==> inputs of job 9025 <==
==> flow/design.v (excerpt) <==
module bfcpu_core
(
    input  logic CLK,
    input  logic RES_N,
    output logic        BUS_REQ,
    output logic        BUS_WRITE,
    output logic [15:0] BUS_ADDR,
    output logic [ 7:0] BUS_WDATA,
    input  logic [ 7:0] BUS_RDATA,
    input  logic        BUS_RDY,
    output logic        IO_REQ,
    output logic        IO_WRITE,
    output logic [ 1:0] IO_ADDR,
    output logic [ 7:0] IO_WDATA,
    input  logic [ 7:0] IO_RDATA,
    input  logic        IO_RDY
);
logic        if_req;
logic [15:0] if_addr;
logic [ 3:0] if_code;
logic        if_rdy;
logic        dm_req;
logic        dm_write;
logic [14:0] dm_addr;
logic [ 7:0] dm_wdata;
logic [ 7:0] dm_rdata;
logic        dm_rdy;
CPU U_CPU
(
    .CLK (CLK),
    .RES (~RES_N),
    .IF_REQ  (if_req),
    .IF_ADDR (if_addr),
    .IF_CODE (if_code),
    .IF_RDY  (if_rdy),
    .DM_REQ   (dm_req),
    .DM_WRITE (dm_write),
    .DM_ADDR  (dm_addr),
    .DM_WDATA (dm_wdata),
    .DM_RDATA (dm_rdata),
    .DM_RDY   (dm_rdy),
    .IO_REQ   (IO_REQ),
    .IO_WRITE (IO_WRITE),
    .IO_ADDR  (IO_ADDR),
    .IO_WDATA (IO_WDATA),
    .IO_RDATA (IO_RDATA),
    .IO_RDY   (IO_RDY)
);
CACHE U_CACHE
(
    .CLK (CLK),
    .RES (~RES_N),
    .IF_REQ  (if_req),
    .IF_ADDR (if_addr),
    .IF_CODE (if_code),
    .IF_RDY  (if_rdy),
    .DM_REQ   (dm_req),
    .DM_WRITE (dm_write),
    .DM_ADDR  (dm_addr),
    .DM_WDATA (dm_wdata),
    .DM_RDATA (dm_rdata),
    .DM_RDY   (dm_rdy),
    .BUS_REQ   (BUS_REQ),
    .BUS_WRITE (BUS_WRITE),
    .BUS_ADDR  (BUS_ADDR),
    .BUS_WDATA (BUS_WDATA),
    .BUS_RDATA (BUS_RDATA),
    .BUS_RDY   (BUS_RDY)
);
endmodule
==> flow/config.mk <==
export PLATFORM = sky130hd
export DESIGN_NAME = bfcpu_core
export DESIGN_NICKNAME = bfcpu_core
export VERILOG_FILES = /design/flow/design.v
export SDC_FILE = /design/flow/constraint.sdc
export NUM_CORES = 4
export LEC_CHECK = 0
export CAP_MARGIN = 20
export CORE_MARGIN = 2
export CORE_UTILIZATION = 70
export CTS_CLUSTER_SIZE = 15
export GPL_ROUTABILITY_DRIVEN = 1
export MIN_ROUTING_LAYER = met1
export SETUP_SLACK_MARGIN = 1.95
export SLEW_MARGIN = 10
==> flow/constraint.sdc <==
create_clock -name core_clock -period 8.24 [get_ports {CLK}]
set_input_delay 1.6480 -clock core_clock [delete_from_list [all_inputs] [get_ports {CLK}]]
set_output_delay 1.6480 -clock core_clock [all_outputs]
set_load 0.01 [all_outputs]
run.sh (not shown) runs the stock make flow with config.mk's settings and CLKGATE_MAP_FILE=.
==> job 2144 (differences from job 9025) <==
Settings changed: CAP_MARGIN 20 to 0, CORE_ASPECT_RATIO from default to 0.99, CORE_UTILIZATION 70 to 72, CTS_CLUSTER_DIAMETER from default to 360, HOLD_SLACK_MARGIN from default to -0.09, PLACE_DENSITY_LB_ADDON from default to 0.03.
==> job 125 (differences from job 9025) <==
Settings changed: CTS_CLUSTER_SIZE 15 to default, GPL_ROUTABILITY_DRIVEN 1 to default, MIN_ROUTING_LAYER met1 to default, SETUP_SLACK_MARGIN 1.95 to -0.44, SLEW_MARGIN 10 to 20.
==> flow/constraint.sdc (replaced) <==
create_clock -name core_clock -period 5.96 [get_ports {CLK}]
set_input_delay 1.1920 -clock core_clock [delete_from_list [all_inputs] [get_ports {CLK}]]
set_output_delay 1.1920 -clock core_clock [all_outputs]
set_load 0.01 [all_outputs]
==> summary of the runs <==
- Job 125 produced a layout that fails on setup timing. Job 2144 went through all stages and came out clean. Job 9025 went through all stages and came out clean.
- Register-to-register slack, highest first: job 9025, job 2144, job 125.
- Against job 9025, the sequential share of layout area of job 125 is lower by 1.9 points.
- Of job 125 and job 2144, job 125 has the higher power (gap 63%, measured against job 2144).
- Flip-flop count is the same in job 2144 and job 9025.
- In job 2144 the final cell count is smaller than in job 9025, by about 1.5%.
- Utilization: job 125 > job 2144 > job 9025.
- The highest setup slack belongs to job 2144, the lowest to job 125.
- Die area is the same in job 9025 and job 125.
- The highest non-clock buffer count belongs to job 125, the lowest to job 2144.
- Against job 125, the hold slack of job 9025 is worse by 15 ps.
==> figures <==
item                                                                                job 125                       job 2144                       job 9025
Final worst setup slack                                                             -472 ps                         964 ps                         868 ps
Clk network pwr share                                                                 0.294                          0.224                          0.280
Slew Limit Headroom                                                                   0.218                          0.176                          0.229
Reg-to-reg critical path startpoint                           U_CACHE.if_hit_dphase_addr[1]  U_CACHE.if_hit_dphase_addr[0]  U_CACHE.if_hit_dphase_addr[0]
Number of ordinary and repair buffers in the finished layout                            462                            218                            220
Largest driver fanout on the critical path                                               10                              5                              7
Total Die Area                                                                   43800 um^2                     42600 um^2                     43800 um^2
Switching Share                                                                       0.390                          0.415                          0.403
Combinational-cell power consumption                                              0.00491 W                      0.00290 W                      0.00299 W
Final Total Pwr                                                                    0.0127 W                      0.00778 W                      0.00847 W
Post-place instance area                                                         32600 um^2                     30400 um^2                     30500 um^2
Longest individual stage delay on the worst path                                     480 ps                         360 ps                         370 ps
Worst voltage drop across the vdd grid                                           0.000469 V                     0.000220 V                     0.000225 V
Crit. Startpoint                                              U_CACHE.dm_hit_dphase_addr[0]                        BUS_RDY                        BUS_RDY
Pre-Repair DR Iteration Count                                                            10                              9                              6
Period Utilization, post-route                                                         1.08                          0.883                          0.895
Std-Cell Rows                                                                            75                             73                             75
Largest power group                                                     combinational logic                      registers                      registers
Final cell count without fillers                                                       3781                           3482                           3536
Outcome                                                                     failed layout checks            finished clean                 finished clean
Violated checks                                                                setup timing                              -                              -
Worst Reg2Reg Path Length in Cells                                                       22                             22                             21
Cell internal pwr                                                                 0.00775 W                      0.00455 W                      0.00506 W
No activity file was given, so power comes from the tool's default toggle rates.
